`config.mk`:
```
export PLATFORM = sky130hd
export DESIGN_NAME = microP
export DESIGN_NICKNAME = microP
export VERILOG_FILES = /design/flow/design.v
export SDC_FILE = /design/flow/constraint.sdc
export NUM_CORES = 4
export LEC_CHECK = 0
export ABC_AREA = 1
export CAP_MARGIN = 20
export CELL_PAD_IN_SITES_GLOBAL_PLACEMENT = 2
export CORE_ASPECT_RATIO = 1.05
export CORE_MARGIN = 2
export CORE_UTILIZATION = 38
export MIN_ROUTING_LAYER = met1
export SETUP_SLACK_MARGIN = -0.09
export SLEW_MARGIN = 25
export TNS_END_PERCENT = 20
```
`constraint.sdc`:
```
create_clock -name core_clock -period 5.49 [get_ports {clk}]
set_input_delay 1.0980 -clock core_clock [delete_from_list [all_inputs] [get_ports {clk}]]
set_output_delay 1.0980 -clock core_clock [all_outputs]
set_load 0.01 [all_outputs]
```
`design.v`:
```
`timescale 1ns / 1ps
module adder(
input [7:0]PC,
input [7:0]B,
output [7:0]BrA);
assign BrA = PC + B;
endmodule
`timescale 1ns / 1ps
module alu(
           input [7:0] A,
           input [7:0] B,   
           input [3:0] FS, 
           input [2:0] sh,  
           output [7:0] F,  
           output C,  
           output N , 
           output V , 
           output Z,  
           output reg [7:0]Y         
    );
reg [7:0] outputreg ; 
reg [8:0] carryreg;
reg zeroflag;
reg overflowflag;
reg carryflag;
reg negativeflag;
parameter nop = 4'b0000;  
parameter add = 4'b0001;  
parameter sub = 4'b0010;  
parameter xor2 = 4'b0011;  
parameter or2 = 4'b0100;  
parameter logicshift_right = 4'b0101;  
parameter logicshift_left = 4'b0110;  
parameter compliment =	4'b0111;  
parameter bypass =	4'b1000;  
parameter and2 = 4'b1001;  
parameter greater_comparison = 4'b1010;  
parameter equality_comparison = 4'b1011;  
parameter not2 = 4'b1100;  
always @ (*)
begin
carryreg = 9'h0;
overflowflag = 1'b0;
case(FS)
    add:
    begin
    outputreg = A + B;  
    carryreg = A + B;
    end
    sub:
    begin
    outputreg = A + ~B + 1;  
    carryreg = A + ~B + 1;
    end
    and2:
    outputreg = A & B;  
    or2:
    outputreg = A | B;  
    xor2:
    outputreg = A ^ B;  
    bypass:
    outputreg = A;  
    not2:
    outputreg = ~A;  
    greater_comparison:
    outputreg = A>B ? 1'b0 : 1'b1 ;  
    equality_comparison:
    outputreg = A==B ? 8'h0 : 8'h1;  
    logicshift_right:
    begin
    outputreg = A >> sh;  
    carryreg = outputreg;
    end
    logicshift_left:
    begin
    outputreg = A << sh;  
    carryreg = outputreg;
    end
    compliment:
    outputreg = ~A;
    default:
    outputreg = 9'h0;
endcase
zeroflag = (outputreg == 0 )? 1'b1: 1'b0; 
negativeflag = outputreg[7]; 
carryflag = carryreg[8]; 
if (FS == 1 | FS == 2)  
   begin
   overflowflag = (negativeflag ^ carryflag) ? 1'b1 : 1'b0;
   end
Y[7:1]= 7'b0000000;
Y[0]=overflowflag;
end
assign F = outputreg[7:0];
assign N = negativeflag;
assign C = carryflag;
assign V = overflowflag;
assign Z = zeroflag;
endmodule
`timescale 1ns / 1ps
module branchpred(
input [1:0] BS,
output B_D);
assign B_D = ~(BS[0] | BS [1]);
endmodule
`timescale 1ns / 1ps
module constant_unit(
input [5:0] IM, 
input CS,
output [7:0] CU_out);
reg [7:0] constantunit;
always@(*)
begin
if (CS==0) 
begin
constantunit[5:0]=IM; 
constantunit[7:6]=2'b00; 
end
else
begin 
constantunit[5:0]=IM; 
constantunit[7]=IM[5]; 
constantunit[6]=IM[5];
end
end
assign CU_out=constantunit; 
endmodule
`timescale 1ns / 1ps
module datahazard(
input [2:0] AA,
input [2:0] BA,
input [2:0] DA,
input RW,
input MA,
input MB,
output DHS
    );
reg or_1,comp_1,comp_2,HA,HB;
always@(*)
begin    
or_1 = DA[0]|DA[1]|DA[2];
if (AA ^ DA)
    comp_1 = 1'b0;
else
    comp_1 = 1'b1;
if (BA ^ DA)
    comp_2 = 1'b0;
else
    comp_2 = 1'b1; 
HA = RW & or_1 & ~MA & comp_1;
HB = RW & or_1 & ~MB & comp_2;    
end  
assign DHS = ~(HA | HB);
endmodule
`timescale 1ns / 1ps
module initlogic(
input [1:0] BS,
input PS,
input z,
output [1:0] BS_out
);
assign BS_out = {BS[1],(BS[0]&(BS[1]|(PS ^ z)))};
endmodule
`timescale 1ns / 1ps
module instruction_decoder(
    input [16:0] instruction,
    output  RW,
    output  [2:0] DA, 
    output [1:0] MD , 
    output [1:0] BS,  
    output PS, 
    output MW, 
    output [3:0] FS, 
    output MA, 
    output MB, 
    output [2:0]AA,  
    output [2:0]BA,  
    output CS,  
    output [2:0] SH,  
    output output_write_enable,
	output input_enable
    );
parameter NOP = 5'b00000;  
parameter SUB = 5'b00001;  
parameter JML = 5'b00010;  
parameter JMP = 5'b00011;  
parameter AIU = 5'b00100;  
parameter ST  = 5'b00101;  
parameter AND = 5'b00110;  
parameter JMR = 5'b00111;  
parameter LSL = 5'b01000;  
parameter ADI = 5'b01001;  
parameter XOR = 5'b01010;  
parameter BZ  = 5'b01011;  
parameter MOV = 5'b01100;  
parameter LD  = 5'b01101;  
parameter SLT = 5'b01110;  
parameter ADD = 5'b01111;  
parameter OUT = 5'b10000;  
parameter NOT = 5'b10001;  
parameter IN  = 5'b10010;  
parameter BNZ = 5'b10011;  
parameter ORI = 5'b10100;  
parameter LSR = 5'b10101;  
reg RW_WIRE;
reg [2:0] DA_WIRE;   
reg [1:0] MD_WIRE ; 
reg [1:0] BS_WIRE;   
reg PS_WIRE ;  
reg MW_WIRE ;  
reg [3:0] FS_WIRE;  
reg MA_WIRE ;  
reg MB_WIRE ;  
reg [2:0]AA_WIRE ;  
reg [2:0]BA_WIRE ;  
reg CS_WIRE ;  
reg [2:0] SH_WIRE;
reg [4:0] opcode;
reg output_write_enable_wire;
reg input_enable_wire;
always@(*) begin
opcode = instruction[16:12]; 
case(opcode)
    NOP:begin     
    RW_WIRE = 1'b0; 
	 DA_WIRE = 3'b000; 
	 MD_WIRE = 2'b00;
	 BS_WIRE = 2'b00;
	 PS_WIRE = 1'b0;
	 MW_WIRE = 1'b0;
	 FS_WIRE = 4'b0000; 
	 MA_WIRE = 1'b0; 
	 MB_WIRE = 1'b0; 
	 AA_WIRE = 3'b000; 
	 BA_WIRE = 3'b000; 
	 CS_WIRE = 1'b0;
	 SH_WIRE=3'h0; 
	 output_write_enable_wire = 1'b0;
	 input_enable_wire = 1'b0;
    end 
    SUB:begin  
    RW_WIRE = 1'b1; 
	 DA_WIRE = instruction[11:9]; 
	 MD_WIRE = 2'b00;
	 BS_WIRE = 2'b00;
	 PS_WIRE = 1'b0;
	 MW_WIRE = 1'b0;
	 FS_WIRE = 4'b0010; 
	 MA_WIRE = 1'b0; 
	 MB_WIRE = 1'b0; 
	 AA_WIRE = instruction[8:6]; 
	 BA_WIRE = instruction[5:3]; 
	 CS_WIRE = 1'b0;
	 SH_WIRE = 3'h0; 
	 output_write_enable_wire = 1'b0; 
	 input_enable_wire = 1'b0;
    end 
    JML:begin    
    RW_WIRE = 1'b1; 
	 DA_WIRE = instruction[11:9]; 
	 MD_WIRE = 2'b00;
	 BS_WIRE = 2'b11;
	 PS_WIRE = 1'b0;
	 MW_WIRE = 1'b0 ;
	 FS_WIRE = 4'b1000; 
	 MA_WIRE = 1'b1; 
	 MB_WIRE = 1'b1; 
	 AA_WIRE = 3'b000; 
	 BA_WIRE = 3'b000; 
	 CS_WIRE = 1'b1;
	 SH_WIRE = 3'h0;
	 SH_WIRE=3'h0; 
	 output_write_enable_wire = 1'b0; 
	 input_enable_wire = 1'b0;
    end 
    JMP:begin  
    RW_WIRE = 1'b0; 
	 DA_WIRE = 3'b000; 
	 MD_WIRE = 2'b00;
	 BS_WIRE = 2'b11;
	 PS_WIRE = 1'b0;
	 MW_WIRE = 1'b0;
	 FS_WIRE = 4'b0000; 
	 MA_WIRE = 1'b0; 
	 MB_WIRE = 1'b1; 
	 AA_WIRE = 3'b000; 
	 BA_WIRE = 3'b000; 
	 CS_WIRE = 1'b1;
	 SH_WIRE = 3'h0;  
	 output_write_enable_wire = 1'b0;
	 input_enable_wire = 1'b0;	 
    end 
    AIU:begin  
    RW_WIRE = 1'b1; 
	 DA_WIRE = instruction[11:9]; 
	 MD_WIRE = 2'b00;
	 BS_WIRE = 2'b00;
	 PS_WIRE = 1'b0;
	 MW_WIRE = 1'b0;
	 FS_WIRE = 4'b0001; 
	 MA_WIRE = 1'b0; 
	 MB_WIRE = 1'b1; 
	 AA_WIRE = instruction[8:6]; 
	 BA_WIRE = 3'b000; 
	 CS_WIRE = 1'b1;
	 SH_WIRE = 3'h0; 
	 output_write_enable_wire = 1'b0; 
	 input_enable_wire = 1'b0;
    end
    ST:begin   
    RW_WIRE = 1'b0; 
	 DA_WIRE = instruction[11:9]; 
	 MD_WIRE = 2'b00;
	 BS_WIRE = 2'b00;
	 PS_WIRE = 1'b0;
	 MW_WIRE = 1'b1;
	 FS_WIRE = 4'b0000; 
	 MA_WIRE = 1'b0; 
	 MB_WIRE = 1'b0; 
	 AA_WIRE = instruction[8:6]; 
	 BA_WIRE = instruction[5:3]; 
	 CS_WIRE = 1'b0; 
	 SH_WIRE = 3'h0;
	 output_write_enable_wire = 1'b0; 
	 input_enable_wire = 1'b0;
    end 
    AND:begin   
    RW_WIRE = 1'b1; 
	 DA_WIRE = instruction[11:9]; 
	 MD_WIRE = 2'b00;
	 BS_WIRE = 2'b00;
	 PS_WIRE = 1'b0;
	 MW_WIRE = 1'b0;
	 FS_WIRE = 4'b1001; 
	 MA_WIRE = 1'b0; 
	 MB_WIRE = 1'b0; 
	 AA_WIRE = instruction[8:6]; 
	 BA_WIRE = instruction[5:3]; 
	 CS_WIRE = 1'b0; 
	 SH_WIRE = 3'h0; 
	 output_write_enable_wire = 1'b0;
	 input_enable_wire = 1'b0;
    end
    JMR:begin   
    RW_WIRE = 1'b0; 
	 DA_WIRE = 3'b000; 
	 MD_WIRE = 2'b00;
	 BS_WIRE = 2'b10;
	 PS_WIRE = 1'b0;
	 MW_WIRE = 1'b0;
	 FS_WIRE = 4'b0000; 
	 MA_WIRE = 1'b0; 
	 MB_WIRE = 1'b0; 
	 AA_WIRE = instruction[8:6]; 
	 BA_WIRE = 3'b000; 
	 CS_WIRE = 1'b0; 
	 SH_WIRE = 3'h0;
	 output_write_enable_wire = 1'b0; 
	 input_enable_wire = 1'b0;
    end 
    LSL:begin   
	 BS_WIRE = 2'b00;
	 PS_WIRE = 1'b0;
	 MW_WIRE = 1'b0;
	 AA_WIRE = instruction[8:6];
	 MA_WIRE = 1'b0;
	 FS_WIRE = 4'b0110;
	 SH_WIRE = instruction[2:0]; 
	 MD_WIRE = 2'b00;
	 RW_WIRE = 1'b1;
	 DA_WIRE = instruction[11:9];
	 MB_WIRE = 1'b0; 
	 BA_WIRE = 3'b000;           
	 CS_WIRE = 1'b0;
	 output_write_enable_wire = 1'b0;
	 input_enable_wire = 1'b0;
	 end 
    ADI:begin   
    RW_WIRE = 1'b1; 
	 DA_WIRE = instruction[11:9]; 
	 MD_WIRE = 2'b00;
	 BS_WIRE = 2'b00;
	 PS_WIRE = 1'b0;
	 MW_WIRE = 1'b0;
	 FS_WIRE = 4'b0001; 
	 MA_WIRE = 1'b0; 
	 MB_WIRE = 1'b1; 
	 AA_WIRE = instruction[8:6]; 
	 BA_WIRE = 3'b000; 
	 CS_WIRE = 1'b1;
	 SH_WIRE=3'h0;
	 output_write_enable_wire = 1'b0;  
    input_enable_wire = 1'b0;
	 end 
	 XOR:begin  
    RW_WIRE = 1'b1; 
	 DA_WIRE = instruction[11:9]; 
	 MD_WIRE = 2'b00;
	 BS_WIRE = 2'b00;
	 PS_WIRE = 1'b0;
	 MW_WIRE = 1'b0;
	 FS_WIRE = 4'b0011; 
	 MA_WIRE = 1'b0; 
	 MB_WIRE = 1'b0; 
	 AA_WIRE = instruction[8:6]; 
	 BA_WIRE = instruction[5:3]; 
	 CS_WIRE = 1'b0;
	 SH_WIRE=3'h0; 
	 output_write_enable_wire = 1'b0; 
	 input_enable_wire = 1'b0;
    end
	 BZ:begin   
    RW_WIRE = 1'b0; 
	 DA_WIRE = 3'b000; 
	 MD_WIRE = 2'b00;
	 BS_WIRE = 2'b01;
	 PS_WIRE = 1'b0;
	 MW_WIRE = 1'b0;
	 FS_WIRE = 4'b1000; 
	 MA_WIRE = 1'b0; 
	 MB_WIRE = 1'b1; 
	 AA_WIRE = instruction[8:6]; 
	 BA_WIRE = 3'b000; 
	 CS_WIRE = 1'b1;
	 SH_WIRE =3'h0;
	 output_write_enable_wire = 1'b0;  
	 input_enable_wire = 1'b0;
    end 
	 MOV:begin  
    RW_WIRE = 1'b1; 
	 DA_WIRE = instruction[11:9]; 
	 MD_WIRE = 2'b00;
	 BS_WIRE = 2'b00;
	 PS_WIRE = 1'b0;
	 MW_WIRE = 1'b0;
	 FS_WIRE = 4'b1000; 
	 MA_WIRE = 1'b0; 
	 MB_WIRE = 1'b0; 
	 AA_WIRE = instruction[8:6]; 
	 BA_WIRE = 3'b000; 
	 CS_WIRE = 1'b0;
	 SH_WIRE = 3'h0; 
	 output_write_enable_wire = 1'b0; 
    input_enable_wire = 1'b0;
	 end 
    LD:begin   
    RW_WIRE = 1'b1; 
	 DA_WIRE = instruction[11:9]; 
	 MD_WIRE = 2'b01;
	 BS_WIRE = 2'b00;
	 PS_WIRE = 1'b0;
	 MW_WIRE = 1'b0;
	 FS_WIRE = 4'b0000; 
	 MA_WIRE = 1'b0; 
	 MB_WIRE = 1'b0; 
	 AA_WIRE = instruction[8:6]; 
	 BA_WIRE = 3'b000; 
	 CS_WIRE = 1'b0;
	 SH_WIRE = 3'h0; 
	 output_write_enable_wire = 1'b0;
	 input_enable_wire = 1'b0;	 
    end
    SLT:begin  
    RW_WIRE = 1'b1; 
	 DA_WIRE = instruction[11:9]; 
	 MD_WIRE = 2'b00;
	 BS_WIRE = 2'b00;
	 PS_WIRE = 1'b0;
	 MW_WIRE = 1'b0;
	 FS_WIRE = 4'b1010; 
	 MA_WIRE = 1'b0; 
	 MB_WIRE = 1'b0; 
	 AA_WIRE = instruction[8:6]; 
	 BA_WIRE = instruction[5:3]; 
	 CS_WIRE = 1'b0;
	 SH_WIRE = 3'h0;  
	 output_write_enable_wire = 1'b0;
	 input_enable_wire = 1'b0;
    end 
	 ADD:begin  
    RW_WIRE = 1'b1; 
	 DA_WIRE = instruction[11:9]; 
	 MD_WIRE = 2'b00;
	 BS_WIRE = 2'b00;
	 PS_WIRE = 1'b0;
	 MW_WIRE = 1'b0;
	 FS_WIRE = 4'b0001; 
	 MA_WIRE = 1'b0; 
	 MB_WIRE = 1'b0; 
	 AA_WIRE = instruction[8:6]; 
	 BA_WIRE = instruction[5:3]; 
	 CS_WIRE = 1'b0;
	 SH_WIRE = 3'h0; 
	 output_write_enable_wire = 1'b0; 
	 input_enable_wire = 1'b0;
    end
	 OUT:begin   
    RW_WIRE = 1'b0; 
	 DA_WIRE = instruction[11:9]; 
	 MD_WIRE = 2'b00;
	 BS_WIRE = 2'b00;
	 PS_WIRE = 1'b0;
	 MW_WIRE = 1'b0;
	 FS_WIRE = 4'b0000; 
	 MA_WIRE = 1'b0; 
	 MB_WIRE = 1'b0; 
	 AA_WIRE = instruction[8:6]; 
	 BA_WIRE = instruction[5:3]; 
	 CS_WIRE = 1'b0;
	 SH_WIRE=3'h0; 
	 output_write_enable_wire = 1'b1; 
	 input_enable_wire = 1'b0;
    end 
    NOT:begin  
    RW_WIRE = 1'b1; 
	 DA_WIRE = instruction[11:9]; 
	 MD_WIRE = 2'b00;
	 BS_WIRE = 2'b00;
	 PS_WIRE = 1'b0;
	 MW_WIRE = 1'b0;
	 FS_WIRE = 4'b1100; 
	 MA_WIRE = 1'b0; 
	 MB_WIRE = 1'b0; 
	 AA_WIRE = instruction[8:6]; 
	 BA_WIRE = 3'b000; 
	 CS_WIRE = 1'b0;
	 SH_WIRE=3'h0; 
	 output_write_enable_wire = 1'b0; 
	 input_enable_wire = 1'b0;
    end 
    IN:begin  
    RW_WIRE = 1'b1; 
	 DA_WIRE = instruction[11:9]; 
	 MD_WIRE = 2'b10;
	 BS_WIRE = 2'b00;
	 PS_WIRE = 1'b0;
	 MW_WIRE = 1'b0;
	 FS_WIRE = 4'b0000; 
	 MA_WIRE = 1'b0; 
	 MB_WIRE = 1'b0; 
	 AA_WIRE = 3'b000;           
	 BA_WIRE = 3'b000; 
	 CS_WIRE = 1'b0;
	 SH_WIRE=3'h0; 
	 output_write_enable_wire = 1'b0; 
	 input_enable_wire = 1'b1;
    end 
	 BNZ:begin  
    RW_WIRE = 1'b0; 
	 DA_WIRE = 3'b000; 
	 MD_WIRE = 2'b00;
	 BS_WIRE = 2'b01;
	 PS_WIRE = 1'b1;
	 MW_WIRE = 1'b0;
	 FS_WIRE = 4'b1000; 
	 MA_WIRE = 1'b0; 
	 MB_WIRE = 1'b1; 
	 AA_WIRE = instruction[8:6]; 
	 BA_WIRE = 3'b000; 
	 CS_WIRE = 1'b1;
	 SH_WIRE= 3'h0; 
	 output_write_enable_wire = 1'b0; 
	 input_enable_wire = 1'b0;
    end 
	 ORI:begin   
    RW_WIRE = 1'b1; 
	 DA_WIRE = instruction[11:9]; 
	 MD_WIRE = 2'b00;
	 BS_WIRE = 2'b00;
	 PS_WIRE = 1'b0;
	 MW_WIRE = 1'b0;
	 FS_WIRE = 4'b0100; 
	 MA_WIRE = 1'b0; 
	 MB_WIRE = 1'b1; 
	 AA_WIRE = instruction[8:6]; 
	 BA_WIRE = 3'b000; 
	 CS_WIRE = 1'b0;
	 SH_WIRE=3'h0; 
	 output_write_enable_wire = 1'b0;  
	 input_enable_wire = 1'b0;
    end 
    LSR:begin   
	 BS_WIRE = 2'b00;
	 PS_WIRE = 1'b0;
	 MW_WIRE = 1'b0;
	 AA_WIRE = instruction[8:6];
	 MA_WIRE = 1'b0;
	 FS_WIRE = 4'b0101;
	 SH_WIRE = instruction[2:0]; 
	 MD_WIRE = 2'b00;
	 RW_WIRE = 1'b1;
	 DA_WIRE = instruction[11:9];
	 MB_WIRE = 1'b0; 
	 BA_WIRE = 3'b000; 
	 CS_WIRE = 1'b0;
	 output_write_enable_wire = 1'b0;
	 input_enable_wire = 1'b0;
    end 
	 default: begin
    RW_WIRE = 1'b0; 
	 DA_WIRE = 3'b000; 
	 MD_WIRE = 2'b00;
	 BS_WIRE = 2'b00;
	 PS_WIRE = 1'b0;
	 MW_WIRE = 1'b0;
	 FS_WIRE = 4'b0000; 
	 MA_WIRE = 1'b0; 
	 MB_WIRE = 1'b0; 
	 AA_WIRE = 3'b000; 
	 BA_WIRE = 3'b000; 
	 CS_WIRE = 1'b0;
	 SH_WIRE=3'h0;
	 output_write_enable_wire = 1'b0;
	 input_enable_wire = 1'b0;
	 end
    endcase
end
assign RW = RW_WIRE;
assign DA = DA_WIRE;
assign MD = MD_WIRE;
assign BS = BS_WIRE;
assign PS = PS_WIRE;
assign MW = MW_WIRE;
assign FS = FS_WIRE;
assign MA = MA_WIRE;
assign MB = MB_WIRE;
assign AA = AA_WIRE;
assign BA = BA_WIRE;
assign CS = CS_WIRE;
assign SH = SH_WIRE;
assign output_write_enable = output_write_enable_wire;
assign input_enable = input_enable_wire;
endmodule
`timescale 1ns / 1ps
module mux_a(PC,a_data,A,MA);
input [7:0]PC;
input [7:0]a_data;
input MA;
output reg [7:0]A;
always @ (*)
begin
	if(MA)
		A = PC;
	else
		A = a_data;
end
endmodule
`timescale 1ns / 1ps
module mux_b(
input MB,  
input [7:0]constantunit_out,   
input [7:0]register_b,  
output [7:0]mux_b_out   
);
reg [7:0]mux_b;   
always@(*)
begin
if (MB)
    mux_b = constantunit_out;
else
    mux_b = register_b;
end
assign mux_b_out = mux_b ;
endmodule
`timescale 1ns / 1ps
module mux_c(
input [1:0] BS_out,  
input [7:0] PC_value,   
input [7:0] RAA,  
input [7:0] BrA,
output [7:0] PC_out
);
parameter PC = 2'b00;
parameter jump = 2'b10;
reg [7:0]mux_c;   
always@(*)
begin
case (BS_out)  
    PC:
    mux_c = PC_value;
    jump:
    mux_c = RAA;
    default:
    mux_c = BrA;
endcase
end
assign PC_out = mux_c ;
endmodule
`timescale 1ns / 1ps
module mux_d(Y,F,data_out,MD,mux_d_out
    );
input [7:0]Y;
input [7:0]F;
input [7:0]data_out;
input [1:0]MD;
output reg [7:0]mux_d_out;
always@(*)
begin
	if(MD==2'b00)
		mux_d_out=F;
	else if(MD==2'b01)
		mux_d_out=data_out;
	else if(MD==2'b10)
		mux_d_out=Y;
	else
		mux_d_out=F;
end
endmodule
`timescale 1ns / 1ps
module muxe (
input [7:0] Bus_D,
input [7:0] data_in,
input ie,
output reg [7:0]mux_e_out
);
always@(*)
begin
	if(ie)
		mux_e_out=data_in;
	else
		mux_e_out=Bus_D;
end
endmodule
module register(
	input clk,
	input [2:0] addr_a,
	input [2:0] addr_b,
	input [2:0] addr_d,
	input [7:0] data_in,
	input wr_en,
	output [7:0] data_a,
	output [7:0] data_b
	);
 reg [7:0] memblk [0:7];
 assign data_a = (addr_a == 3'b000) ? 8'b00000000 : memblk[addr_a];
 assign data_b = (addr_b == 3'b000) ? 8'b00000000 : memblk[addr_b];
always @ (negedge clk)
 begin
 if (wr_en && addr_d != 3'b000)
 memblk[addr_d] <= data_in;
 end
endmodule
`timescale 1ns / 1ps
module microP(
    input clk,
    input reset,
    output [7:0] imem_addr,
    input [16:0] imem_data,
    output [7:0] dmem_addr,
    output [7:0] dmem_wdata,
    output dmem_we,
    input [7:0] dmem_rdata,
    input [7:0] data_in,
    output out_we,
    output [7:0] data_out_col,
    output [7:0] data_out_addr
    );
reg [7:0] PC;
wire [7:0] PC_1 = PC + 8'd1;
assign imem_addr = PC;
reg [16:0] IR;
reg [7:0] PC_1_d;
wire RW_d, PS_d, MW_d, MA_d, MB_d, CS_d, OW_d, IE_d;
wire [2:0] DA_d, AA_d, BA_d, SH_d;
wire [1:0] MD_d, BS_d;
wire [3:0] FS_d;
instruction_decoder DEC(
    .instruction(IR),
    .RW(RW_d), .DA(DA_d), .MD(MD_d), .BS(BS_d), .PS(PS_d), .MW(MW_d),
    .FS(FS_d), .MA(MA_d), .MB(MB_d), .AA(AA_d), .BA(BA_d), .CS(CS_d),
    .SH(SH_d), .output_write_enable(OW_d), .input_enable(IE_d)
    );
wire [7:0] a_data, b_data, reg_d;
wire RW_w;
wire [2:0] DA_w;
register REGFILE(
    .clk(clk), .addr_a(AA_d), .addr_b(BA_d), .addr_d(DA_w),
    .data_in(reg_d), .wr_en(RW_w), .data_a(a_data), .data_b(b_data)
    );
wire [7:0] const_out, bus_a_d, bus_b_d;
constant_unit CONST(.IM(IR[5:0]), .CS(CS_d), .CU_out(const_out));
mux_a MUXA(.PC(PC_1_d), .a_data(a_data), .A(bus_a_d), .MA(MA_d));
mux_b MUXB(.MB(MB_d), .constantunit_out(const_out), .register_b(b_data), .mux_b_out(bus_b_d));
reg RW_e, PS_e, MW_e, OW_e, IE_e;
reg [2:0] DA_e, SH_e;
reg [1:0] MD_e, BS_e;
reg [3:0] FS_e;
reg [7:0] BUS_A, BUS_B, PC_2;
wire DHS;
datahazard HAZ(.AA(AA_d), .BA(BA_d), .DA(DA_e), .RW(RW_e), .MA(MA_d), .MB(MB_d), .DHS(DHS));
wire [7:0] F, Y;
wire C, N, V, Z;
alu ALU(.A(BUS_A), .B(BUS_B), .FS(FS_e), .sh(SH_e), .F(F), .C(C), .N(N), .V(V), .Z(Z), .Y(Y));
wire [7:0] BrA;
adder BRADD(.PC(PC_2), .B(BUS_B), .BrA(BrA));
wire [1:0] BS_out;
initlogic BRLOGIC(.BS(BS_e), .PS(PS_e), .z(Z), .BS_out(BS_out));
wire B_D;   
branchpred BRDET(.BS(BS_out), .B_D(B_D));
wire [7:0] next_pc;
mux_c MUXC(.BS_out(BS_out), .PC_value(PC_1), .RAA(BUS_A), .BrA(BrA), .PC_out(next_pc));
assign dmem_addr = BUS_A;
assign dmem_wdata = BUS_B;
assign dmem_we = MW_e;
assign out_we = OW_e;
assign data_out_col = BUS_A;
assign data_out_addr = BUS_B;
reg RW_w_r, IE_w;
reg [2:0] DA_w_r;
reg [1:0] MD_w;
reg [7:0] F_w, D_w, Y_w;
assign RW_w = RW_w_r;
assign DA_w = DA_w_r;
wire [7:0] bus_d;
mux_d MUXD(.Y(Y_w), .F(F_w), .data_out(D_w), .MD(MD_w), .mux_d_out(bus_d));
muxe MUXE(.Bus_D(bus_d), .data_in(data_in), .ie(IE_w), .mux_e_out(reg_d));
always @(posedge clk) begin
    if (!reset) begin
        PC <= 8'd0;
        IR <= 17'd0;
        PC_1_d <= 8'd0;
        RW_e <= 1'b0; MW_e <= 1'b0; OW_e <= 1'b0; IE_e <= 1'b0;
        BS_e <= 2'b00; PS_e <= 1'b0;
        RW_w_r <= 1'b0; IE_w <= 1'b0;
    end else begin
        RW_w_r <= RW_e;
        DA_w_r <= DA_e;
        MD_w <= MD_e;
        IE_w <= IE_e;
        F_w <= F;
        D_w <= dmem_rdata;
        Y_w <= Y;
        if (!B_D) begin
            PC <= next_pc;
            IR <= 17'd0;
            RW_e <= 1'b0; MW_e <= 1'b0; OW_e <= 1'b0; IE_e <= 1'b0;
            BS_e <= 2'b00; PS_e <= 1'b0;
        end else if (!DHS) begin
            RW_e <= 1'b0; MW_e <= 1'b0; OW_e <= 1'b0; IE_e <= 1'b0;
            BS_e <= 2'b00; PS_e <= 1'b0;
        end else begin
            PC <= next_pc;
            IR <= imem_data;
            PC_1_d <= PC_1;
            RW_e <= RW_d; MW_e <= MW_d; OW_e <= OW_d; IE_e <= IE_d;
            BS_e <= BS_d; PS_e <= PS_d;
        end
        if (B_D && DHS) begin
            DA_e <= DA_d;
            MD_e <= MD_d;
            FS_e <= FS_d;
            SH_e <= SH_d;
            BUS_A <= bus_a_d;
            BUS_B <= bus_b_d;
            PC_2 <= PC_1_d;
        end
    end
end
endmodule
```
`run.sh`:
```
#!/bin/bash
# the make line also repeats each setting of config.mk as NAME=value (left out here)
make -C /OpenROAD-flow-scripts/flow DESIGN_CONFIG=/design/flow/config.mk WORK_HOME=/design/flow/orfs CLKGATE_MAP_FILE= finish
```
==> impl_metrics.csv, run 1 <==
group,metric,value,unit
placed_design,dp.cells,1662,
power,switching_power,0.00225,W
worst_setup_path,reg2reg_to,"REGFILE.memblk[7][2]",
floorplanning,ios,77,
logic_synthesis,yosys_warnings,11,
clock_network,clock_latency,0.46,ns
floorplanning,rows,60,
worst_setup_path,crit_buf_inv,1,
sta,drv_slew,0,
logic_synthesis,adder_share,4.71,%
logic_synthesis,synth_cell_type_count,44,
worst_setup_path,cp_slowest_cell,"clkdlybuf4s50_1",
cells_and_area,fill_cells,2585,
placed_design,place.detailed.hpwl,23.0,mm
logic_synthesis,edf_count,110,
sta,relSlewSlack,45.8,%
clock_network,cts.path.max_buffers,2,
floorplanning,die_h,168,µm
power,p_clk_share,27.2,%
sta,rsz0062_at_grt,"no",
worst_setup_path,critPathLaunchType,"input port",
power,power_leader,"combinational cells",
placed_design,place_ws,0.390,ns
logic_synthesis,synth_area,9770,µm²
min_path,hp-class,"flip-flop to flip-flop",
logic_synthesis,synth_area_leader_cell,"edfxtp_1",
logic_synthesis,ys.flop_type,"edfxtp_1",
routing,antenna_cells,0,
power,pg_seq,0.00183,W
logic_synthesis,ys_seq_share,44.5,%
power,leakage,5.37,nW
routing,ant_nets,0,
cells_and_area,nNetsFinal,1465,
sta,fin_ws,0.849,ns
min_path,worstHoldPathCells,0,
global_routing,antenna_found_initial,0,
placed_design,place.gp.congestion,0.818,
routing,vias,8798,
clock_network,postCtsResizedCells,0,
power,swShare,42.9,%
power,pg_clk,0.00143,W
run,warnings,100,
worst_setup_path,crit_chain,"clkdlybuf4s50_1 > nor2_1 > a31oi_1",
sta,hold_viol,0,
worst_setup_path,rrSetupSlack,1.01,ns
global_routing,grt_pass1_wl,48.4,mm
floorplanning,chipArea,27000,µm²
logic_synthesis,fp_nets,1355,
worst_setup_path,reg2reg_from,"MD_w[1]",
routing,vias_per_cell,5.03,
logic_synthesis,topCellsByArea,"edfxtp_1 34%, nand2_1 13%, dfxtp_1 11%",
logic_synthesis,ys_chip_area,9770,µm²
clock_network,clk_pin_slew,0.08,ns
global_routing,overflow,0,
worst_setup_path,worstPathRequired,2.91,ns
clock_network,cts_buffers,17,
sta,tightest_slew,0.808,ns
min_path,holdPathEnd,"MD_w[0]",
logic_synthesis,muxShareOfSynthArea,0,%
worst_setup_path,cp_top_family,"buffers and inverters",
cells_and_area,syn2layout_area_growth,19.2,%
routing,drtIter0Drc,526,
logic_synthesis,logic_family,"simple AND/OR/NAND/NOR gates",
worst_setup_path,startpoint,"data_in[7]",
logic_synthesis,top_area_share,33.8,%
clock_network,cts-root-buf,"clkbuf_16",
cells_and_area,stdcell_count,1749,
routing,drc_errors,0,
global_routing,grt_pass1_vias,8473,
status,status,"timing/DRC/antenna clean",
routing,first_pass_iters,5,
routing,wl,31.6,mm
worst_setup_path,critPathMaxStageDelay,0.47,ns
floorplanning,core,25400,µm²
sta,whs,0.429,ns
power,power_frac_seq,34.7,%
worst_setup_path,cp_num_cells,3,
min_path,hold_start,"MD_e[0]",
clock_network,hold_buffers,0,
run,drv_cap,0,
routing,wire_per_inst,18.1,µm
logic_synthesis,synth-async-reset-ratio,0,%
logic_synthesis,top_cells_by_count,"335 x nand2_1, 156 x inv_1, 145 x nor2_1",
worst_setup_path,crit_type,"input port to flip-flop",
worst_setup_path,crit_end,"REGFILE.memblk[4][7]",
logic_synthesis,aoi_share,10.3,%
clock_network,clock-sinks,162,
worst_setup_path,cp_max_fo,7,
floorplanning,floorplan.core_util,38.4,%
logic_synthesis,syn_avg_cell_area,7.60,µm²
global_routing,grt_max_degree,28,
worst_setup_path,rr_worst_depth,3,
power,ir_drop,272,µV
worst_setup_path,arrival,2.07,ns
power,power_density,451,nW/µm²
clock_network,cts_setup_buffers,0,
worst_setup_path,crit_path_end_kind,"flip-flop",
clock_network,cts_tree,"done",
global_routing,track_usage,23.6,%
logic_synthesis,yosysCellCount,1285,
placed_design,port_buffers,76,
sta,skew,0.0410,ns
power,p_comb,0.00200,W
logic_synthesis,synth.most_common_cell,"nand2_1",
logic_synthesis,synth_flop_count,162,
cells_and_area,comb_area,4470,µm²
cells_and_area,seq_area,4340,µm²
power,combPwrFrac,38.1,%
floorplanning,die_w,160,µm
clock_network,htree_levels,4,
sta,tns,0,ns
logic_synthesis,netlist_instances,1285,
logic_synthesis,ys_sh_simple,29.4,%
power,p_int,0.00300,W
sta,finalSetupViolCount,0,
logic_synthesis,xor_area_share,1.26,%
layout make-up:
class	instances	share of cell area, %
Sequential cell	162	37.3
Timing Repair Buffer	95	7.82
Inverter	168	5.44
Tap cell	341	3.66
Clock inverter	71	3.73
Multi-Input combinational cell	895	38.4
Clock buffer	17	3.65
through the flow:
stage / area (µm²) / total power [W] / util (%)
after floorplan: 9770 / 0.00317 / -
after global placement: 10800 / 0.00392 / 42.4
after detailed placement: 10800 / 0.00391 / 42.4
after CTS: 11600 / 0.00531 / 45.8
after global routing: 11600 / 0.00565 / 45.8
final: 11600 / 0.00525 / 45.8
per-layer routing:
layer  GRT usage [%]  share of wire, %  routed length (µm)
met5               0                 0                   0
met4            6.97               1.6                 499
met3            3.70               4.5                1430
met2            41.3                49               15500
met1            30.1                45               14200
==> run 2, diff against run 1 <==
- ABC_AREA: 1 -> 0
- CAP_MARGIN: 20 -> 25
- CELL_PAD_IN_SITES_DETAIL_PLACEMENT: not set -> 2
- CELL_PAD_IN_SITES_GLOBAL_PLACEMENT: 2 -> 1
- CORE_ASPECT_RATIO: 1.05 -> not set
- CORE_MARGIN: 2 -> 10
- CORE_UTILIZATION: 38 -> 31
- CTS_CLUSTER_DIAMETER: not set -> 350
- HOLD_SLACK_MARGIN: not set -> 0.05
- MAX_ROUTING_LAYER: not set -> met4
- MIN_ROUTING_LAYER: met1 -> met2
- PLACE_DENSITY: not set -> 0.59
- SETUP_SLACK_MARGIN: -0.09 -> not set
- SLEW_MARGIN: 25 -> 15
- TNS_END_PERCENT: 20 -> 80
- clock period: 5.49 -> 5.23 ns (I/O delays scaled with it)
==> impl_metrics.csv, run 2 <==
group,metric,value,unit
worst_setup_path,rr_worst_depth,3,
worst_setup_path,crit_path_end_kind,"flip-flop",
floorplanning,ios,77,
global_routing,grt_pass1_wl,54.6,mm
routing,wl_met2,19.1,mm
sta,skew,0.0675,ns
power,ir_drop,210,µV
logic_synthesis,top_area_share,34.4,%
floorplanning,die_w,196,µm
power,switching_power,0.00140,W
worst_setup_path,startpoint,"MD_w[0]",
worst_setup_path,reg2reg_from,"MD_w[0]",
sta,relSlewSlack,32.7,%
min_path,hold_start,"IE_e",
logic_synthesis,synth_flop_count,162,
placed_design,place.detailed.hpwl,25.3,mm
logic_synthesis,logic_family,"AND-OR/OR-AND gates",
sta,tightest_slew,0.997,ns
cells_and_area,final_cell_area,11600,µm²
sta,drv_slew,0,
min_path,worstHoldPathCells,1,
worst_setup_path,critPathMaxStageDelay,0.71,ns
routing,first_pass_iters,10,
global_routing,track_usage,29.2,%
routing,ant_nets,0,
logic_synthesis,fp_nets,999,
worst_setup_path,crit_buf_inv,0,
cells_and_area,syn2layout_area_growth,20.9,%
clock_network,clock-sinks,162,
sta,fin_ws,0.394,ns
worst_setup_path,worstPathRequired,2.75,ns
status,status,"timing/DRC/antenna clean",
worst_setup_path,cp_slowest_cell,"edfxtp_1",
min_path,hp-class,"flip-flop to flip-flop",
logic_synthesis,xor_area_share,1.64,%
logic_synthesis,ys.flop_type,"edfxtp_1",
logic_synthesis,edf_count,110,
routing,top_layer,"met4",
power,combPwrFrac,21.8,%
clock_network,postCtsResizedCells,0,
cells_and_area,nNetsFinal,1115,
logic_synthesis,synth.most_common_cell,"edfxtp_1",
floorplanning,floorplan.core_util,31.4,%
worst_setup_path,arrival,2.36,ns
global_routing,antenna_found_initial,1,
worst_setup_path,reg2reg_to,"REGFILE.memblk[6][1]",
run,drv_cap,0,
worst_setup_path,crit_chain,"and2_1 > a211oi_1 > a21oi_1",
logic_synthesis,syn_avg_cell_area,10.3,µm²
global_routing,grt_pass1_vias,12700,
worst_setup_path,crit_end,"REGFILE.memblk[6][1]",
global_routing,overflow,0,
clock_network,cts.path.max_buffers,2,
clock_network,htree_levels,4,
logic_synthesis,synth_cell_type_count,85,
sta,tns,0,ns
logic_synthesis,synth_area,9610,µm²
worst_setup_path,crit_type,"flip-flop to flip-flop",
placed_design,port_buffers,76,
power,leakage,4.57,nW
global_routing,grt_max_degree,37,
power,p_int,0.00261,W
routing,wl_met3,14.7,mm
logic_synthesis,ys_sh_simple,14.6,%
sta,rsz0062_at_grt,"no",
routing,wire_per_inst,24.8,µm
floorplanning,chipArea,38400,µm²
power,pg_seq,0.00161,W
worst_setup_path,cp_max_fo,10,
worst_setup_path,cp_num_cells,3,
clock_network,clock_latency,0.50,ns
logic_synthesis,ys_seq_share,45.2,%
logic_synthesis,muxShareOfSynthArea,11.9,%
sta,hold_viol,0,
routing,vias,10900,
power,pg_clk,0.00152,W
floorplanning,core,30600,µm²
clock_network,cts-root-buf,"clkbuf_16",
logic_synthesis,synth-async-reset-ratio,0,%
worst_setup_path,rrSetupSlack,0.39,ns
power,p_comb,0.000876,W
routing,m1WireLength,0,µm
run,warnings,98,
logic_synthesis,netlist_instances,929,
power,power_frac_seq,40.2,%
routing,vias_per_cell,7.45,
placed_design,place.gp.congestion,0.940,
logic_synthesis,yosys_warnings,11,
worst_setup_path,cp_top_family,"AND-OR/OR-AND gates",
logic_synthesis,adder_share,4.79,%
logic_synthesis,yosysCellCount,929,
clock_network,hold_buffers,0,
worst_setup_path,critPathLaunchType,"flip-flop",
cells_and_area,comb_area,4700,µm²
routing,wl,36.2,mm
routing,drtIter0Drc,1882,
placed_design,place_ws,0.325,ns
power,swShare,34.9,%
cells_and_area,fill_cells,3289,
placed_design,placed_area,10800,µm²
cells_and_area,seq_area,4340,µm²
clock_network,clk_pin_slew,0.07,ns
power,p_clk_share,37.9,%
sta,finalSetupViolCount,0,
clock_network,cts_setup_buffers,0,
power,power_leader,"sequential cells",
floorplanning,die_h,196,µm
clock_network,cts_tree,"done",
min_path,holdPathEnd,"IE_w",
logic_synthesis,topCellsByArea,"edfxtp_1 34%, dfxtp_1 11%, mux2i_1 6.8%",
logic_synthesis,ys_chip_area,9610,µm²
logic_synthesis,aoi_share,15.9,%
power,power_density,345,nW/µm²
floorplanning,rows,64,
logic_synthesis,top_cells_by_count,"110 x edfxtp_1, 91 x nor2_1, 83 x nand2_1",
routing,drc_errors,0,
clock_network,cts_buffers,17,
logic_synthesis,synth_area_leader_cell,"edfxtp_1",
run 2: area by class of cell:
class | instances | share of cell area [%]
Antenna cell | 5 | 0.108
Clock buffer | 19 | 3.73
Clock inverter | 69 | 3.24
Inverter | 50 | 1.62
Multi-Input combinational cell | 643 | 40.5
Sequential cell | 162 | 37.4
Tap cell | 396 | 4.27
Timing Repair Buffer | 115 | 9.18
run 2: metrics by stage:
step / util (%) / power [W] / hold WS (ns) / instances
after CTS: 37.9 / 0.00399 / 0.456 / 1454
after floorplan: - / 0.00217 / 0.400 / 929
after detailed placement: 35.3 / 0.00252 / 0.432 / 1367
after global routing: 38.0 / 0.00422 / 0.482 / 1459
final: 38.0 / 0.00401 / 0.449 / 1459
after global placement: 35.3 / 0.00250 / 0.424 / 1367
run 2: metal layers:
layer  track usage [%]  up-vias
met1                 -     3656
li1                  -     3622
met5                 -        -
met3              36.4      296
met2              34.8     3296
met4              4.95        0
==> run 3, diff against run 2 <==
- ABC_AREA: 0 -> not set
- CAP_MARGIN: 25 -> 20
- CELL_PAD_IN_SITES_DETAIL_PLACEMENT: 2 -> not set
- CELL_PAD_IN_SITES_GLOBAL_PLACEMENT: 1 -> not set
- CORE_MARGIN: 10 -> 2
- CORE_UTILIZATION: 31 -> 70
- CTS_CLUSTER_DIAMETER: 350 -> not set
- CTS_CLUSTER_SIZE: not set -> 33
- HOLD_SLACK_MARGIN: 0.05 -> not set
- MAX_ROUTING_LAYER: met4 -> not set
- MIN_ROUTING_LAYER: met2 -> not set
- PLACE_DENSITY: 0.59 -> not set
- SETUP_SLACK_MARGIN: not set -> 0.64
- SLEW_MARGIN: 15 -> 20
- TNS_END_PERCENT: 80 -> not set
- clock period: 5.23 -> 4.05 ns (I/O delays scaled with it)
==> impl_metrics.csv, run 3 <==
group,metric,value,unit
placed_design,place.detailed.hpwl,21.5,mm
logic_synthesis,xor_area_share,1.64,%
logic_synthesis,edf_count,110,
logic_synthesis,netlist_instances,929,
logic_synthesis,topCellsByArea,"edfxtp_1 34%, dfxtp_1 11%, mux2i_1 6.8%",
logic_synthesis,muxShareOfSynthArea,11.9,%
logic_synthesis,synth-async-reset-ratio,0,%
status,status,"stopped before the end",
logic_synthesis,synth_area_leader_cell,"edfxtp_1",
logic_synthesis,aoi_share,15.9,%
logic_synthesis,top_cells_by_count,"110 x edfxtp_1, 91 x nor2_1, 83 x nand2_1",
status,error,"[ERROR GRT-0116] Global routing finished with congestion. Check the congestion regions in the DRC Viewer.",
floorplanning,core,13300,µm²
floorplanning,floorplan.core_util,72.0,%
floorplanning,ios,77,
floorplanning,chipArea,14700,µm²
clock_network,htree_levels,4,
clock_network,cts_buffers,17,
logic_synthesis,yosysCellCount,929,
placed_design,dp.cells,1156,
floorplanning,die_w,121,µm
global_routing,track_usage,72.2,%
logic_synthesis,ys_chip_area,9610,µm²
floorplanning,die_h,121,µm
logic_synthesis,logic_family,"AND-OR/OR-AND gates",
logic_synthesis,synth_area,9610,µm²
logic_synthesis,ys_seq_share,45.2,%
logic_synthesis,yosys_warnings,11,
placed_design,port_buffers,76,
logic_synthesis,adder_share,4.79,%
clock_network,clock-sinks,162,
clock_network,cts.path.max_buffers,2,
placed_design,placed_area,10700,µm²
logic_synthesis,fp_nets,999,
clock_network,cts-root-buf,"clkbuf_16",
status,lastStage,"global routing",
logic_synthesis,ys_sh_simple,14.6,%
logic_synthesis,ys.flop_type,"edfxtp_1",
global_routing,overflow,3,
logic_synthesis,top_area_share,34.4,%
placed_design,place.gp.congestion,0.964,
logic_synthesis,synth_flop_count,162,
logic_synthesis,synth.most_common_cell,"edfxtp_1",
floorplanning,rows,42,
logic_synthesis,syn_avg_cell_area,10.3,µm²
logic_synthesis,synth_cell_type_count,85,
[run 3: through the flow]
stage          total power, W  setup WS [ns]  utilization, %  hold WS (ns)
2_1_floorplan         0.00284          0.352               -         0.400
4_1_cts               0.00539          0.400            94.1         0.463
3_3_place_gp          0.00319          0.170            80.4         0.418
3_5_place_dp          0.00324          0.124            80.4         0.429
[run 3: per-layer routing]
metal | track usage [%] | GRT overflow
met1 | 73.9 | 0
met2 | 90.6 | 1
met3 | 53.8 | 0
met4 | 69.9 | 2
met5 | 15.4 | 0
[run 3: repair_timing]
action,in CTS
cloned,2
buffers inserted,63
resized,109
hold buffers,0
setup endpoints to repair,152
pin swaps,30
==> run 4, diff against run 3 <==
- CELL_PAD_IN_SITES_DETAIL_PLACEMENT: not set -> 2
- CORE_MARGIN: 2 -> 9
- CORE_UTILIZATION: 70 -> 40
- CTS_CLUSTER_DIAMETER: not set -> 23
- CTS_CLUSTER_SIZE: 33 -> not set
- MAX_ROUTING_LAYER: not set -> met4
- PLACE_DENSITY: not set -> 0.6
- SETUP_SLACK_MARGIN: 0.64 -> not set
- clock period: 4.05 -> 5.0 ns (I/O delays scaled with it)
==> impl_metrics.csv, run 4 <==
group,metric,value,unit
worst_setup_path,critPathMaxStageDelay,0.69,ns
floorplanning,die_w,173,µm
floorplanning,floorplan.core_util,40.8,%
routing,vias_per_cell,6.04,
floorplanning,rows,56,
worst_setup_path,crit_type,"flip-flop to flip-flop",
clock_network,cts_tree,"done",
worst_setup_path,worstPathRequired,2.64,ns
cells_and_area,final_cell_area,11500,µm²
power,leakage,4.59,nW
cells_and_area,nNetsFinal,1112,
power,power_leader,"the clock network",
sta,finalCriticalPeriod,4.58,ns
clock_network,cts-root-buf,"clkbuf_16",
routing,ant_nets,0,
clock_network,hold_buffers,0,
global_routing,grt_max_degree,37,
status,status,"timing/DRC/antenna clean",
floorplanning,die_h,173,µm
logic_synthesis,ys_chip_area,9610,µm²
routing,drtIter0Drc,617,
routing,first_pass_iters,4,
sta,finalSetupViolCount,0,
power,switching_power,0.00161,W
worst_setup_path,crit_end,"REGFILE.memblk[3][0]",
run,warnings,98,
logic_synthesis,syn_avg_cell_area,10.3,µm²
power,pg_clk,0.00171,W
clock_network,htree_levels,4,
power,ir_drop,289,µV
min_path,holdPathEnd,"MD_w[0]",
logic_synthesis,adder_share,4.79,%
logic_synthesis,muxShareOfSynthArea,11.9,%
logic_synthesis,ys_seq_share,45.2,%
logic_synthesis,ys.flop_type,"edfxtp_1",
sta,relSlewSlack,43.7,%
logic_synthesis,synth.most_common_cell,"edfxtp_1",
logic_synthesis,fp_nets,999,
power,p_comb,0.000917,W
worst_setup_path,path_common_cell,"o21ai_0",
sta,rsz0062_at_grt,"no",
power,pg_seq,0.00169,W
worst_setup_path,cp_max_fo,10,
worst_setup_path,startpoint,"MD_w[0]",
worst_setup_path,crit_path_end_kind,"flip-flop",
logic_synthesis,topCellsByArea,"edfxtp_1 34%, dfxtp_1 11%, mux2i_1 6.8%",
placed_design,placed_area,10700,µm²
power,swShare,37.4,%
clock_network,cts_setup_buffers,0,
run,drv_cap,0,
global_routing,grt_pass1_vias,9227,
power,p_int,0.00270,W
floorplanning,chipArea,29900,µm²
logic_synthesis,synth_area,9610,µm²
clock_network,clk_pin_slew,0.08,ns
routing,wire_per_inst,28.8,µm
worst_setup_path,cp_slowest_cell,"edfxtp_1",
min_path,hp-class,"flip-flop to flip-flop",
routing,drc_errors,0,
sta,max_freq,0.219,GHz
power,power_density,374,nW/µm²
logic_synthesis,xor_area_share,1.64,%
worst_setup_path,reg2reg_from,"MD_w[0]",
min_path,hold_start,"MD_e[0]",
sta,period_used_share,91.5,%
clock_network,postCtsResizedCells,0,
routing,vias,8299,
worst_setup_path,cp_num_cells,4,
logic_synthesis,aoi_share,15.9,%
logic_synthesis,synth_flop_count,162,
placed_design,port_buffers,76,
cells_and_area,syn2layout_area_growth,20.1,%
sta,drv_slew,0,
logic_synthesis,logic_family,"AND-OR/OR-AND gates",
routing,wl,39.6,mm
power,power_frac_seq,39.2,%
placed_design,place.detailed.hpwl,26.5,mm
logic_synthesis,edf_count,110,
clock_network,cts_buffers,17,
worst_setup_path,reg2reg_to,"REGFILE.memblk[3][0]",
worst_setup_path,arrival,2.22,ns
sta,tightest_slew,0.835,ns
global_routing,grt_pass1_wl,59.9,mm
min_path,worstHoldPathCells,0,
worst_setup_path,rr_worst_depth,4,
logic_synthesis,yosysCellCount,929,
logic_synthesis,top_cells_by_count,"110 x edfxtp_1, 91 x nor2_1, 83 x nand2_1",
sta,tns,0,ns
logic_synthesis,ys_sh_simple,14.6,%
worst_setup_path,cp_top_family,"AND-OR/OR-AND gates",
sta,hold_viol,0,
global_routing,track_usage,26.8,%
sta,skew,0.0610,ns
logic_synthesis,synth-async-reset-ratio,0,%
worst_setup_path,crit_chain,"mux2i_1 > nand2_1 > o21ai_0 > o21ai_0",
logic_synthesis,netlist_instances,929,
power,combPwrFrac,21.3,%
logic_synthesis,top_area_share,34.4,%
clock_network,cts.path.max_buffers,2,
floorplanning,ios,77,
power,p_clk_share,39.6,%
global_routing,antenna_found_initial,1,
global_routing,overflow,0,
worst_setup_path,rrSetupSlack,0.42,ns
power,finalPower,0.00431,W
logic_synthesis,yosys_warnings,11,
placed_design,place.gp.congestion,0.914,
logic_synthesis,synth_area_leader_cell,"edfxtp_1",
clock_network,clock-sinks,162,
clock_network,clock_latency,0.50,ns
worst_setup_path,crit_buf_inv,0,
logic_synthesis,synth_cell_type_count,85,
floorplanning,core,23500,µm²
worst_setup_path,critPathLaunchType,"flip-flop",
run 4: layout make-up:
| class | instances | area [µm²] |
|---|---|---|
| Clock inverter | 71 | 453 |
| Tap cell | 319 | 399 |
| Fill cell | 2454 | 12000 |
| Antenna cell | 1 | 2.50 |
| Timing Repair Buffer | 112 | 1030 |
| Sequential cell | 162 | 4340 |
| Multi-Input combinational cell | 643 | 4700 |
| Clock buffer | 17 | 425 |
| Inverter | 50 | 188 |
run 4: through the flow:
stage               util (%)  cells  hold WS (ns)  setup WS, ns
CTS                     49.0   1374         0.462         0.354
global route            49.0   1375         0.476         0.216
floorplan                  -    929         0.400         0.824
global placement        45.3   1287         0.428         0.297
finish                  49.0   1375         0.455         0.424
detailed placement      45.3   1287         0.412         0.272
run 4: layer usage:
layer / wire (µm) / track usage, % / vias to the layer above
li1: - / - / 3638
met1: 15400 / 29.3 / 4265
met2: 20600 / 46.5 / 305
met3: 1990 / 5.51 / 91
met4: 1500 / 11.6 / 0
met5: 0 / - / -
==> run 5, diff against run 4 <==
- ABC_AREA: not set -> 0
- CAP_MARGIN: 20 -> 25
- CELL_PAD_IN_SITES_DETAIL_PLACEMENT: 2 -> not set
- CELL_PAD_IN_SITES_GLOBAL_PLACEMENT: not set -> 0
- CORE_MARGIN: 9 -> 2
- CORE_UTILIZATION: 40 -> 69
- CTS_CLUSTER_DIAMETER: 23 -> not set
- CTS_CLUSTER_SIZE: not set -> 37
- MIN_ROUTING_LAYER: not set -> met1
- PLACE_DENSITY: 0.6 -> 0.59
- SLEW_MARGIN: 20 -> 15
- TNS_END_PERCENT: not set -> 80
- clock period: 5.0 -> 3.7 ns (I/O delays scaled with it)
==> impl_metrics.csv, run 5 <==
group,metric,value,unit
status,status,"stopped before the end",
status,lastStage,"global routing",
status,error,"[ERROR GRT-0232] Routing congestion too high. Check the congestion heatmap in the GUI.",
floorplanning,die_h,122,µm
floorplanning,rows,43,
placed_design,place_ws,-0.192,ns
global_routing,overflow,10,
logic_synthesis,xor_area_share,1.64,%
placed_design,place.gp.congestion,1.01,
logic_synthesis,muxShareOfSynthArea,11.9,%
floorplanning,chipArea,14900,µm²
clock_network,cts.path.max_buffers,2,
logic_synthesis,edf_count,110,
logic_synthesis,synth_flop_count,162,
logic_synthesis,topCellsByArea,"edfxtp_1 34%, dfxtp_1 11%, mux2i_1 6.8%",
logic_synthesis,yosys_warnings,11,
global_routing,track_usage,77.3,%
logic_synthesis,yosysCellCount,929,
logic_synthesis,ys_chip_area,9610,µm²
logic_synthesis,top_area_share,34.4,%
logic_synthesis,syn_avg_cell_area,10.3,µm²
logic_synthesis,top_cells_by_count,"110 x edfxtp_1, 91 x nor2_1, 83 x nand2_1",
logic_synthesis,synth_cell_type_count,85,
placed_design,place.detailed.hpwl,23.1,mm
logic_synthesis,adder_share,4.79,%
clock_network,htree_levels,4,
logic_synthesis,aoi_share,15.9,%
placed_design,port_buffers,76,
logic_synthesis,ys_seq_share,45.2,%
logic_synthesis,logic_family,"AND-OR/OR-AND gates",
logic_synthesis,synth_area,9610,µm²
floorplanning,floorplan.core_util,70.0,%
placed_design,placed_area,11000,µm²
logic_synthesis,fp_nets,999,
floorplanning,core,13700,µm²
logic_synthesis,ys_sh_simple,14.6,%
clock_network,cts_buffers,17,
logic_synthesis,synth-async-reset-ratio,0,%
logic_synthesis,netlist_instances,929,
floorplanning,ios,77,
floorplanning,die_w,122,µm
logic_synthesis,ys.flop_type,"edfxtp_1",
clock_network,clock-sinks,162,
clock_network,cts-root-buf,"clkbuf_16",
logic_synthesis,synth.most_common_cell,"edfxtp_1",
logic_synthesis,synth_area_leader_cell,"edfxtp_1",
==> run 5: repair_timing <==
item                                    4_1_cts
endpoints found under the setup margin       70
resized                                       5
cloned                                        0
pin swaps                                     2
buffers inserted                              2
hold buffers                                  0
==> run 5: layer usage <==
layer | GRT overflow | GRT usage (%)
met1 | 0 | 78.1
met2 | 6 | 92.5
met3 | 0 | 56.8
met4 | 4 | 75.1
met5 | - | -
==> run 5: metrics by stage <==
stage,utilization [%],instances
floorplan,-,929
global placement,80.3,1201
detailed placement,80.3,1201
CTS,86.5,1290
==> run 6, diff against run 5 <==
- ABC_AREA: 0 -> 1
- CAP_MARGIN: 25 -> 10
- CELL_PAD_IN_SITES_DETAIL_PLACEMENT: not set -> 1
- CELL_PAD_IN_SITES_GLOBAL_PLACEMENT: 0 -> not set
- CORE_UTILIZATION: 69 -> 55
- CTS_CLUSTER_SIZE: 37 -> not set
- MAX_ROUTING_LAYER: met4 -> met5
- MIN_ROUTING_LAYER: met1 -> not set
- PLACE_DENSITY: 0.59 -> not set
- PLACE_DENSITY_LB_ADDON: not set -> 0.0
- SLEW_MARGIN: 15 -> 20
- TNS_END_PERCENT: 80 -> 20
- clock period: 3.7 -> 2.94 ns (I/O delays scaled with it)
==> impl_metrics.csv, run 6 <==
group,metric,value,unit
logic_synthesis,synth_area_leader_cell,"edfxtp_1",
logic_synthesis,logic_family,"simple AND/OR/NAND/NOR gates",
logic_synthesis,top_cells_by_count,"335 x nand2_1, 156 x inv_1, 145 x nor2_1",
logic_synthesis,synth-async-reset-ratio,0,%
logic_synthesis,yosys_warnings,11,
placed_design,place_ws,-0.526,ns
floorplanning,floorplan.core_util,56.3,%
logic_synthesis,netlist_instances,1285,
status,lastStage,"clock tree synthesis",
logic_synthesis,synth_cell_type_count,44,
floorplanning,die_h,137,µm
logic_synthesis,aoi_share,10.3,%
logic_synthesis,synth_flop_count,162,
logic_synthesis,synth_area,9770,µm²
logic_synthesis,syn_avg_cell_area,7.60,µm²
placed_design,port_buffers,76,
floorplanning,ios,77,
floorplanning,rows,48,
logic_synthesis,ys_sh_simple,29.4,%
floorplanning,core,17400,µm²
logic_synthesis,ys_chip_area,9770,µm²
placed_design,place.detailed.hpwl,30.8,mm
logic_synthesis,top_area_share,33.8,%
logic_synthesis,ys_seq_share,44.5,%
logic_synthesis,ys.flop_type,"edfxtp_1",
placed_design,dp.cells,1633,
logic_synthesis,synth.most_common_cell,"nand2_1",
status,status,"stopped before the end",
logic_synthesis,topCellsByArea,"edfxtp_1 34%, nand2_1 13%, dfxtp_1 11%",
logic_synthesis,muxShareOfSynthArea,0,%
floorplanning,chipArea,18800,µm²
floorplanning,die_w,137,µm
logic_synthesis,yosysCellCount,1285,
logic_synthesis,xor_area_share,1.26,%
status,error,"[ERROR DPL-0033] detailed placement checks failed during check placement.",
logic_synthesis,adder_share,4.71,%
logic_synthesis,edf_count,110,
placed_design,place.gp.congestion,0.980,
logic_synthesis,fp_nets,1355,
[run 6: through the flow]
stage / total power, W / cell area (µm²)
after global placement: 0.00764 / 11400
after floorplan: 0.00593 / 9780
after detailed placement: 0.00809 / 11400
==> run 7, diff against run 6 <==
- ABC_AREA: 1 -> not set
- CAP_MARGIN: 10 -> 20
- CELL_PAD_IN_SITES_DETAIL_PLACEMENT: 1 -> not set
- CELL_PAD_IN_SITES_GLOBAL_PLACEMENT: not set -> 2
- CORE_ASPECT_RATIO: not set -> 0.5
- CORE_MARGIN: 2 -> 8
- CORE_UTILIZATION: 55 -> 50
- CTS_CLUSTER_DIAMETER: not set -> 376
- CTS_CLUSTER_SIZE: not set -> 30
- HOLD_SLACK_MARGIN: not set -> -0.06
- MAX_ROUTING_LAYER: met5 -> not set
- PLACE_DENSITY: not set -> 0.35
- PLACE_DENSITY_LB_ADDON: 0.0 -> not set
- SETUP_SLACK_MARGIN: not set -> -0.46
- TNS_END_PERCENT: 20 -> 60
- clock period: 2.94 -> 5.0 ns (I/O delays scaled with it)
==> impl_metrics.csv, run 7 <==
group,metric,value,unit
status,status,"timing/DRC/antenna clean",
clock_network,cts.path.max_buffers,2,
logic_synthesis,topCellsByArea,"edfxtp_1 34%, dfxtp_1 11%, mux2i_1 6.8%",
run,warnings,100,
logic_synthesis,ys.flop_type,"edfxtp_1",
power,p_comb,0.000862,W
logic_synthesis,synth-async-reset-ratio,0,%
logic_synthesis,edf_count,110,
routing,drtIter0Drc,751,
worst_setup_path,startpoint,"MD_w[0]",
routing,vias_per_cell,5.96,
worst_setup_path,cp_max_fo,10,
logic_synthesis,aoi_share,15.9,%
worst_setup_path,critPathLaunchType,"flip-flop",
logic_synthesis,ys_sh_simple,14.6,%
clock_network,clock_latency,0.46,ns
run,drv_cap,0,
power,swShare,33.7,%
min_path,hp-class,"flip-flop to flip-flop",
worst_setup_path,critPathMaxStageDelay,0.60,ns
sta,drv_slew,0,
power,combPwrFrac,21.1,%
power,power_density,357,nW/µm²
worst_setup_path,crit_buf_inv,0,
logic_synthesis,ys_chip_area,9610,µm²
clock_network,cts_setup_buffers,0,
worst_setup_path,crit_type,"flip-flop to flip-flop",
power,finalPower,0.00408,W
sta,tns,0,ns
floorplanning,chipArea,24200,µm²
clock_network,cts_buffers,17,
clock_network,clock-sinks,162,
worst_setup_path,worstPathRequired,2.63,ns
sta,skew,0.0429,ns
clock_network,clk_pin_slew,0.08,ns
power,p_int,0.00271,W
sta,tightest_slew,0.941,ns
worst_setup_path,cp_top_family,"AND-OR/OR-AND gates",
global_routing,grt_max_degree,37,
routing,ant_nets,0,
worst_setup_path,cp_slowest_cell,"edfxtp_1",
routing,drc_errors,0,
floorplanning,die_h,114,µm
logic_synthesis,netlist_instances,929,
routing,antenna_cells,0,
power,power_frac_seq,40.9,%
logic_synthesis,fp_nets,999,
floorplanning,floorplan.core_util,51.6,%
power,ir_drop,254,µV
min_path,holdPathEnd,"PC_2[5]",
cells_and_area,syn2layout_area_growth,18.9,%
worst_setup_path,crit_chain,"and2_1 > a211oi_1 > a21oi_1",
clock_network,htree_levels,4,
logic_synthesis,synth_flop_count,162,
worst_setup_path,cp_num_cells,3,
sta,relSlewSlack,37.3,%
worst_setup_path,crit_end,"REGFILE.memblk[6][5]",
routing,vias,7820,
logic_synthesis,ys_seq_share,45.2,%
min_path,hold_start,"PC_1_d[5]",
placed_design,port_buffers,76,
logic_synthesis,synth_area,9610,µm²
logic_synthesis,yosysCellCount,929,
cells_and_area,fill_cells,1566,
power,pg_clk,0.00155,W
clock_network,cts_tree,"done",
routing,wl,29.3,mm
floorplanning,rows,35,
logic_synthesis,top_cells_by_count,"110 x edfxtp_1, 91 x nor2_1, 83 x nand2_1",
cells_and_area,utilization,61.4,%
floorplanning,die_w,212,µm
cells_and_area,nNetsFinal,1110,
logic_synthesis,muxShareOfSynthArea,11.9,%
power,switching_power,0.00138,W
global_routing,track_usage,24.5,%
global_routing,antenna_found_initial,1,
floorplanning,core,18600,µm²
logic_synthesis,synth_cell_type_count,85,
worst_setup_path,crit_path_end_kind,"flip-flop",
power,p_clk_share,38.0,%
placed_design,place.gp.congestion,0.868,
logic_synthesis,adder_share,4.79,%
min_path,worstHoldPathCells,0,
floorplanning,ios,77,
sta,rsz0062_at_grt,"no",
power,pg_seq,0.00167,W
logic_synthesis,syn_avg_cell_area,10.3,µm²
logic_synthesis,yosys_warnings,11,
logic_synthesis,synth_area_leader_cell,"edfxtp_1",
global_routing,grt_pass1_wl,45.0,mm
worst_setup_path,reg2reg_to,"REGFILE.memblk[6][5]",
clock_network,cts-root-buf,"clkbuf_16",
logic_synthesis,logic_family,"AND-OR/OR-AND gates",
routing,first_pass_iters,5,
sta,finalSetupViolCount,0,
power,power_leader,"sequential cells",
global_routing,overflow,0,
global_routing,grt_pass1_vias,7482,
logic_synthesis,top_area_share,34.4,%
worst_setup_path,rrSetupSlack,0.57,ns
worst_setup_path,rr_worst_depth,3,
clock_network,hold_buffers,0,
worst_setup_path,reg2reg_from,"MD_w[0]",
worst_setup_path,arrival,2.05,ns
logic_synthesis,synth.most_common_cell,"edfxtp_1",
sta,whs,0.464,ns
clock_network,postCtsResizedCells,0,
sta,hold_viol,0,
placed_design,place.detailed.hpwl,21.2,mm
logic_synthesis,xor_area_share,1.64,%
power,leakage,4.57,nW
routing,wire_per_inst,22.3,µm
run 7: per-layer routing:
layer  part of all wire (%)  vias to the layer above  track usage [%]
li1                       -                     3648                -
met1                     44                     3799             34.4
met2                     45                      342             38.6
met3                    9.1                       31             4.90
met4                    1.2                        0             5.25
met5                      0                        -                0
run 7: final cells by class:
| cell class | count | area [µm²] | share of cell area, % |
|---|---|---|---|
| Tap cell | 259 | 324 | 2.84 |
| Clock inverter | 71 | 417 | 3.65 |
| Inverter | 50 | 188 | 1.64 |
| Clock buffer | 17 | 425 | 3.72 |
| Multi-Input combinational cell | 643 | 4700 | 41.1 |
| Timing Repair Buffer | 110 | 1030 | 9.00 |
| Sequential cell | 162 | 4340 | 38.0 |
run 7: per-stage QoR:
stage / area [µm²] / setup WS (ns) / instances
after global routing: 11400 / 0.411 / 1312
after global placement: 10600 / 0.344 / 1225
after floorplan: 9610 / 0.824 / 929
final: 11400 / 0.574 / 1312
after CTS: 11400 / 0.585 / 1312
after detailed placement: 10600 / 0.272 / 1225
Power figures rest on the tool's default switching activity, not on a simulated workload.
